## top
module top(
    input wire clk,
    input wire reset,
    input wire [7:0] next_in,
    output wire [7:0] f
    );
Settings: LEC_CHECK=0, CAP_MARGIN=20, CELL_PAD_IN_SITES_DETAIL_PLACEMENT=1, CORE_ASPECT_RATIO=0.5, CORE_MARGIN=7, CORE_UTILIZATION=33, CTS_CLUSTER_DIAMETER=392, CTS_CLUSTER_SIZE=16, PLACE_DENSITY_LB_ADDON=0.11, SLEW_MARGIN=20; clock period 12.0 ns.
run.sh (not shown) runs the stock make flow with config.mk's settings and CLKGATE_MAP_FILE=.
The starting point completed without violations.
Change:
--- a/flow/config.mk
+++ b/flow/config.mk
@@ -9,2 +9,3 @@
 export CELL_PAD_IN_SITES_DETAIL_PLACEMENT = 1
+export CELL_PAD_IN_SITES_GLOBAL_PLACEMENT = 2
 export CORE_ASPECT_RATIO = 0.5
@@ -13,4 +14,5 @@
 export CTS_CLUSTER_DIAMETER = 392
-export CTS_CLUSTER_SIZE = 16
+export CTS_CLUSTER_SIZE = 98
 export PLACE_DENSITY_LB_ADDON = 0.11
 export SLEW_MARGIN = 20
+export TNS_END_PERCENT = 15
Maximum frequency shrinks by 0.57%; count of clock-buffer cells in the layout increases by 3; design area increases by 1.1%; wire length is higher by 2.7%; final cell count increases by 0.73%; clock skew is lower by 3.7 ps; first-iteration DRC count decreases by 10%.


Starting RTL as in the previous note.
Design top, start of the top module:
module top(
    input wire clk,
    input wire reset,
    input wire [7:0] next_in,
    output wire [7:0] f
    );
==> flow/config.mk <==
export PLATFORM = sky130hd
export DESIGN_NAME = top
export DESIGN_NICKNAME = top
export VERILOG_FILES = /design/flow/design.v
export SDC_FILE = /design/flow/constraint.sdc
export NUM_CORES = 4
export LEC_CHECK = 0
export CAP_MARGIN = 20
export CELL_PAD_IN_SITES_DETAIL_PLACEMENT = 1
export CORE_ASPECT_RATIO = 2.0
export CORE_MARGIN = 2
export CORE_UTILIZATION = 33
export CTS_CLUSTER_DIAMETER = 392
export CTS_CLUSTER_SIZE = 98
export PLACE_DENSITY_LB_ADDON = 0.11
export SLEW_MARGIN = 20
export TNS_END_PERCENT = 15
==> flow/constraint.sdc <==
create_clock -name core_clock -period 12.0 [get_ports {clk}]
set_input_delay 2.4000 -clock core_clock [delete_from_list [all_inputs] [get_ports {clk}]]
set_output_delay 2.4000 -clock core_clock [all_outputs]
set_load 0.01 [all_outputs]
Rerun with:
Settings changed: CELL_PAD_IN_SITES_DETAIL_PLACEMENT 1 to 0, CELL_PAD_IN_SITES_GLOBAL_PLACEMENT set to 1, CORE_ASPECT_RATIO 2.0 to 0.5, CORE_MARGIN 2 to 7, PLACE_DENSITY set to 0.89, PLACE_DENSITY_LB_ADDON 0.11 to not set.
After rerunning: First-iteration DRC count rose by 59%; cell count is higher by 0.91%; core utilization is higher by 0.22 points; non-clock buffer count fell by 9; routed wire length decreases by 18%; flip-flop count does not change.
Rerun with:
Settings changed: CELL_PAD_IN_SITES_DETAIL_PLACEMENT 0 to not set, CELL_PAD_IN_SITES_GLOBAL_PLACEMENT 1 to not set, CORE_ASPECT_RATIO 0.5 to not set, CORE_MARGIN 7 to 2, CORE_UTILIZATION 33 to 58, CTS_CLUSTER_DIAMETER 392 to not set, CTS_CLUSTER_SIZE 98 to not set, PLACE_DENSITY 0.89 to not set, TNS_END_PERCENT 15 to not set.
Clock period 12.0 ns to 6.43 ns, I/O delays scaled along.
=> Now the flow completed and failed the layout checks on setup timing; wire length came out higher by 16%; core utilization came out higher by 41 points; power came out higher by 93%.
Rerun with:
Settings changed: ABC_AREA set to 1, CORE_UTILIZATION 58 to 62, SETUP_SLACK_MARGIN set to 0.91.
Result: The changed run completed and failed the layout checks on setup timing. Combinational power grows by about 3.5%. Core utilization grows by 9.1 points. Power is about the same. Clock skew shrinks by 0.0059 ns. Final cell count grows by about 20%. Clock power stays flat.
Rerun with:
Settings changed: ABC_AREA 1 to not set, CORE_UTILIZATION 62 to 40, SETUP_SLACK_MARGIN 0.91 to not set.
Clock period 6.43 ns to 12.0 ns, I/O delays scaled along.
Effect: This time the run went through all stages and came out clean; fmax goes down by a quarter to a third; area after synthesis hardly moves; global-route usage goes down by 17 points.
No activity file was given, so power comes from the tool's default toggle rates.
